Setup of Q:
## mult32x32
module mult32x32 (
    input logic clk,             
    input logic reset,           
    input logic start,           
    input logic [31:0] a,        
    input logic [31:0] b,        
    output logic busy,           
    output logic [63:0] product  
);
For scale: about 2,000 cells after synthesis, about 73 flip-flops, about 130 I/O pins, roughly 13,000 um2 of cells after synthesis.
clock: 4.7 ns
lec_check: 0
abc_area: 1
cap_margin: 20
core_margin: 2
core_utilization: 72
cts_cluster_diameter: 400
cts_cluster_size: 92
place_density: 0.35
setup_slack_margin: 1.4
slew_margin: 20
run.sh (not shown) runs the stock make flow with config.mk's settings and CLKGATE_MAP_FILE=.
Flow for Q halted at detailed placement (3_5_place_dp), error code DPL-0038.
Changes in R relative to Q:
- clearing PLACE_DENSITY, which used to be 0.35
- clearing ABC_AREA, which used to be 1
- clearing SETUP_SLACK_MARGIN, which used to be 1.4
- clearing CTS_CLUSTER_SIZE, which used to be 92
- clearing CTS_CLUSTER_DIAMETER, which used to be 400
- swapping 72 for 62 in CORE_UTILIZATION
- swapping 4.7 for 11.5 in the clock period (ns, I/O delays scaled along)
## What came out
Of R and Q, only Q fails to reach the end of the flow.
For Q, the flow was terminated by a tool error in detailed placement (3_5_place_dp) and produced no final design.
Average footprint of a synthesized cell, R vs Q: up by more than 10%
[R vs Q] standard-cell row count: higher in R
Between Q and R, number of cell instances after yosys synthesis decreased.
Count of different cell masters after synthesis in R vs Q: up 21
Re vertical extent of the die: R is about 2% up on Q.
Summary — summed instance area of the synthesized netlist, R relative to Q: lower, by 1300 um2.
Relative to Q, the post-synthesis instance total of R is lower by about 26%.
R vs. Q: die area now sits higher, chip area line of the yosys report fell 10%, area fraction in and, or, nand and nor cells went down.
Comparing Q against R, there is no change at all in count of buffers inserted at the top-level ports.
R vs Q, dominant kind of combinational cell: adder cells vs simple AND/OR/NAND/NOR gates

---

Starting RTL as in the previous note.
==> flow/config.mk <==
export PLATFORM = sky130hd
export DESIGN_NAME = mult32x32
export DESIGN_NICKNAME = mult32x32
export VERILOG_FILES = /design/flow/design.v
export SDC_FILE = /design/flow/constraint.sdc
export NUM_CORES = 4
export LEC_CHECK = 0
export CAP_MARGIN = 20
export CORE_MARGIN = 2
export CORE_UTILIZATION = 54
export CTS_CLUSTER_DIAMETER = 28
export SLEW_MARGIN = 10
export TNS_END_PERCENT = 5
==> flow/constraint.sdc <==
create_clock -name core_clock -period 6.16 [get_ports {clk}]
set_input_delay 1.2320 -clock core_clock [delete_from_list [all_inputs] [get_ports {clk}]]
set_output_delay 1.2320 -clock core_clock [all_outputs]
set_load 0.01 [all_outputs]
The baseline finished but failed the layout checks on setup timing.
Next try:
- CORE_UTILIZATION: 54 -> 40
- CTS_CLUSTER_DIAMETER: 28 -> not set
- SLEW_MARGIN: 10 -> 20
- TNS_END_PERCENT: 5 -> not set
- clock period: 6.16 -> 11.0 ns (I/O delays scaled with it)
What happened: The new run finished with timing, DRC and antenna clean. Die size rose by a quarter to a third. Via count fell by a quarter to a third. Non-clock buffer count fell by 419. Cell count fell by roughly a tenth. Setup slack is better by 3.5 ns. Register-to-register slack is better by 4.0 ns. Synthesized cell count does not change.
Next try:
- CORE_UTILIZATION: 40 -> 15
- clock period: 11.0 -> 14.9 ns (I/O delays scaled with it)
The changed run finished clean; setup slack gains 2.8 ns; sequential share of layout area went down by 0.35 points; synthesized cell count stays the same; cell count went up by 30%; hold slack is about the same; final area went up by 2.7%; count of clock-buffer cells in the layout went up by 1; global-route usage went down by 14 points.
Next try:
- CORE_UTILIZATION: 15 -> 40
- clock period: 14.9 -> 12.0 ns (I/O delays scaled with it)
Synthesized cell count does not change.
Sequential cell count does not change.
Via count went up slightly.
Clock skew barely changes.
Design area fell by a few percent.
Final cell count came out lower by a quarter to a third.
Clock-buffer cell count rises by 1.

--- another note on this design; it stands on its own ---

==> raven <==
Design mult32x32, start of the top module:
module mult32x32 (
    input logic clk,             
    input logic reset,           
    input logic start,           
    input logic [31:0] a,        
    input logic [31:0] b,        
    output logic busy,           
    output logic [63:0] product  
);
clock: 6.1 ns
lec_check: 0
abc_area: 1
cap_margin: 20
core_margin: 2
core_utilization: 64
cts_cluster_diameter: 348
cts_cluster_size: 98
place_density: 0.39
slew_margin: 20
tns_end_percent: 10
run.sh (not shown) runs the stock make flow with config.mk's settings and CLKGATE_MAP_FILE=.
==> inputs of indigo, as changes to raven <==
- ABC_AREA: 1 -> unset
- CORE_UTILIZATION: 64 -> 54
- CTS_CLUSTER_DIAMETER: 348 -> unset
- CTS_CLUSTER_SIZE: 98 -> unset
- PLACE_DENSITY: 0.39 -> unset
- TNS_END_PERCENT: 10 -> unset
==> flow/constraint.sdc (replaced) <==
create_clock -name core_clock -period 6.16 [get_ports {clk}]
set_input_delay 1.2320 -clock core_clock [delete_from_list [all_inputs] [get_ports {clk}]]
set_output_delay 1.2320 -clock core_clock [all_outputs]
set_load 0.01 [all_outputs]
==> flow_metrics.env <==
# yosys + openroad results
export IMPL_firstError="[ERROR DPL-0033] detailed placement checks failed during check placement."
export IMPL_yosys_stat_cells=2019
export IMPL_detailed_place_area_sq_um=17000
export IMPL_status="aborted with a tool error"
export IMPL_synth_sequential_area_ratio_pct=14.2
export IMPL_failed_stage="clock tree synthesis"
export IMPL_mean_syn_cell_area_sq_um=6.39
export IMPL_routabilityCongestion=1.13
# the run above: raven

==> flow_metrics.env <==
# physical design summary
export IMPL_status="complete, but fails checks"
export IMPL_postCtsHoldBufs=0
export IMPL_yosys_stat_cells=1490
export IMPL_checkFailReasons="negative setup slack"
export IMPL_mean_syn_cell_area_sq_um=7.76
export IMPL_detailed_place_area_sq_um=16500
export IMPL_setup_viol_count_final=56
export IMPL_routing_usage_on_met2_pct=66.5
export IMPL_routabilityCongestion=0.951
export IMPL_dp_hpwl_mm=32.6
export IMPL_worst_ep_required_time_ns=6.39
export IMPL_gr_usage_all_layers_pct=38.9
export IMPL_post_route_worst_setup_slack_ns=-2.50
# the run above: indigo

